Design TL_UART, start of the top module:
module TL_UART #(
    parameter [15:0] C_DEFAULT_BAUD_RATE = 16'd868,
    parameter C_DEFAULT_TX_ON = 1,
    parameter C_DEFAULT_RX_ON = 1,
    parameter C_TILELINK_ID_WIDTH = 1
) (
    input  wire                           uart_clock_i,
    input  wire                           uart_reset_i,
    input  wire [                    2:0] uart_a_opcode,
    input  wire [                    2:0] uart_a_param,
    input  wire [                    2:0] uart_a_size,
    input  wire [C_TILELINK_ID_WIDTH-1:0] uart_a_source,
    input  wire [                   11:0] uart_a_address,
    input  wire [                    3:0] uart_a_mask,
    input  wire [                   31:0] uart_a_data,
    input  wire                           uart_a_corrupt,
    input  wire                           uart_a_valid,
    output wire                           uart_a_ready,
    output wire [                    2:0] uart_d_opcode,
    output wire [                    1:0] uart_d_param,
    output wire [                    2:0] uart_d_size,
    output wire [C_TILELINK_ID_WIDTH-1:0] uart_d_source,
    output wire                           uart_d_denied,
    output wire [                   31:0] uart_d_data,
    output wire                           uart_d_corrupt,
    output wire                           uart_d_valid,
    input  wire                           uart_d_ready,
    input  wire                           UART_RX,
    output wire                           UART_TX,
    output wire                           UART_RX_IRQ,
    output wire                           UART_TX_IRQ
);
Size in the first run: about 1800 cells after synthesis, ~700 flip-flops, about 110 I/O pins, roughly 29000 um2 of cells after synthesis.
Settings: LEC_CHECK=0, CAP_MARGIN=20, CORE_MARGIN=2, CORE_UTILIZATION=70, PLACE_DENSITY_LB_ADDON=0.25, SLEW_MARGIN=20, TNS_END_PERCENT=5; clock period 7.51 ns.
run.sh (not shown) runs the stock make flow with config.mk's settings and CLKGATE_MAP_FILE=.
Edit:
Settings changed: CORE_UTILIZATION 70 to 68, PLACE_DENSITY_LB_ADDON 0.25 to unset, SETUP_SLACK_MARGIN set to 1.43, TNS_END_PERCENT 5 to unset.
Clock period 7.51 ns to 5.57 ns, I/O delays scaled along.
What happened:
- The changed run produced a clean layout
- final cell count increases by 0.57%
- routed wire length falls by 3.0%
- hold slack loses 0.024 ns
Edit:
Settings changed: CORE_UTILIZATION 68 to 40, PLACE_DENSITY set to 0.6, SETUP_SLACK_MARGIN 1.43 to unset.
Clock period 5.57 ns to 4.73 ns, I/O delays scaled along.
Result: The changed run completed without violations. Via count goes up by 0.66%. Register-to-register slack degrades by 0.72 ns. Clock power rises by 26%. Sequential share of layout area shrinks by 1.9 points. Utilization drops by 30 points. Final area increases by 3.2%. Cell count went up by 19%.

---

Starting RTL as in the previous note.
clock: 4.04 ns
lec_check: 0
abc_area: 0
cap_margin: 15
core_margin: 10
core_utilization: 56
cts_cluster_size: 89
gpl_timing_driven: 1
place_density_lb_addon: 0.19
slew_margin: 20
Rerun with:
- ABC_AREA: 0 -> not set
- CAP_MARGIN: 15 -> 0
- CORE_MARGIN: 10 -> 2
- CORE_UTILIZATION: 56 -> 72
- CTS_CLUSTER_SIZE: 89 -> not set
- GPL_TIMING_DRIVEN: 1 -> not set
- PLACE_DENSITY: not set -> 0.6
- PLACE_DENSITY_LB_ADDON: 0.19 -> not set
- clock period: 4.04 -> 2.63 ns (I/O delays scaled with it)
Effect: This time the run finished with negative setup slack left; setup slack got worse by 0.73 ns; clock skew increases by 0.0072 ns; via count increases by 12%; wire length increases by 23%; critical path depth increases by 1; sequential power increases by 53%; hold slack got worse by 0.053 ns; synthesized cell count does not change.
Rerun with:
- CAP_MARGIN: 0 -> 20
- CORE_UTILIZATION: 72 -> 40
- clock period: 2.63 -> 8.0 ns (I/O delays scaled with it)
Effect: Now the flow went through all stages and came out clean; design area came out lower by 3.3%; setup slack improved by 3.5 ns; worst hold slack improved by 0.032 ns; final cell count came out higher by 8.4%; sequential share of layout area came out higher by 2.0 points; power came out lower by 67%; sequential power came out lower by 67%; wire length came out lower by 15%; register-to-register slack improved by 4.2 ns; global-route usage came out lower by 20 points; core utilization came out lower by 40 points.

---

Starting RTL as in the previous note.
clock: 5.15 ns
lec_check: 0
cap_margin: 25
core_aspect_ratio: 0.97
core_margin: 2
core_utilization: 41
cts_cluster_size: 71
hold_slack_margin: 0.17
max_routing_layer: met4
place_density_lb_addon: 0.06
slew_margin: 20
tns_end_percent: 65
Edit:
CAP_MARGIN = 15   (was 25)
CORE_UTILIZATION = 72   (was 41)
CTS_CLUSTER_SIZE = 39   (was 71)
HOLD_SLACK_MARGIN = unset   (was 0.17)
PLACE_DENSITY = 0.65   (was unset)
PLACE_DENSITY_LB_ADDON = unset   (was 0.06)
SETUP_SLACK_MARGIN = 0.43   (was unset)
TNS_END_PERCENT = unset   (was 65)
clock period = 2.63 ns   (was 5.15 ns; I/O delays follow)
What happened: The changed run completed, yet does not pass: negative setup slack. Flip-flop count is unchanged. Critical path depth rises by 5. Final area rises by 6.3%. Core utilization rises by 42 points. Power rises by 94%. Non-clock buffer count rises by 140. Clock power rises by 85%. Synthesized area does not change. First-iteration DRC count rises to 2.7 times its value.
Edit:
HOLD_SLACK_MARGIN = -0.1   (was unset)
SETUP_SLACK_MARGIN = -0.26   (was 0.43)
Result: The changed run finished but failed the layout checks on negative setup slack. Die area does not change. Synthesized cell count does not change. Power hardly moves. Routed wire length is lower by roughly a tenth. Setup slack is better by 0.43 ns. Clock power stays flat. Final cell count is higher slightly. Sequential share of layout area is higher by 2.3 points. Design area is lower by a few percent. Global-route usage is lower by 2.2 points.
Edit:
CAP_MARGIN = 20   (was 15)
CORE_ASPECT_RATIO = unset   (was 0.97)
CORE_UTILIZATION = 70   (was 72)
CTS_CLUSTER_SIZE = unset   (was 39)
HOLD_SLACK_MARGIN = unset   (was -0.1)
MAX_ROUTING_LAYER = unset   (was met4)
PLACE_DENSITY = unset   (was 0.65)
SETUP_SLACK_MARGIN = 0.08   (was -0.26)
Result: Now the flow passed the timing, design-rule and antenna checks; global-route usage goes down by 4.9 points; area after synthesis is unchanged; core utilization went down by 2.1 points; combinational power barely changes; synthesized cell count stays the same; wire length fell by 6.6%.
Power and IR drop assume default switching activity.
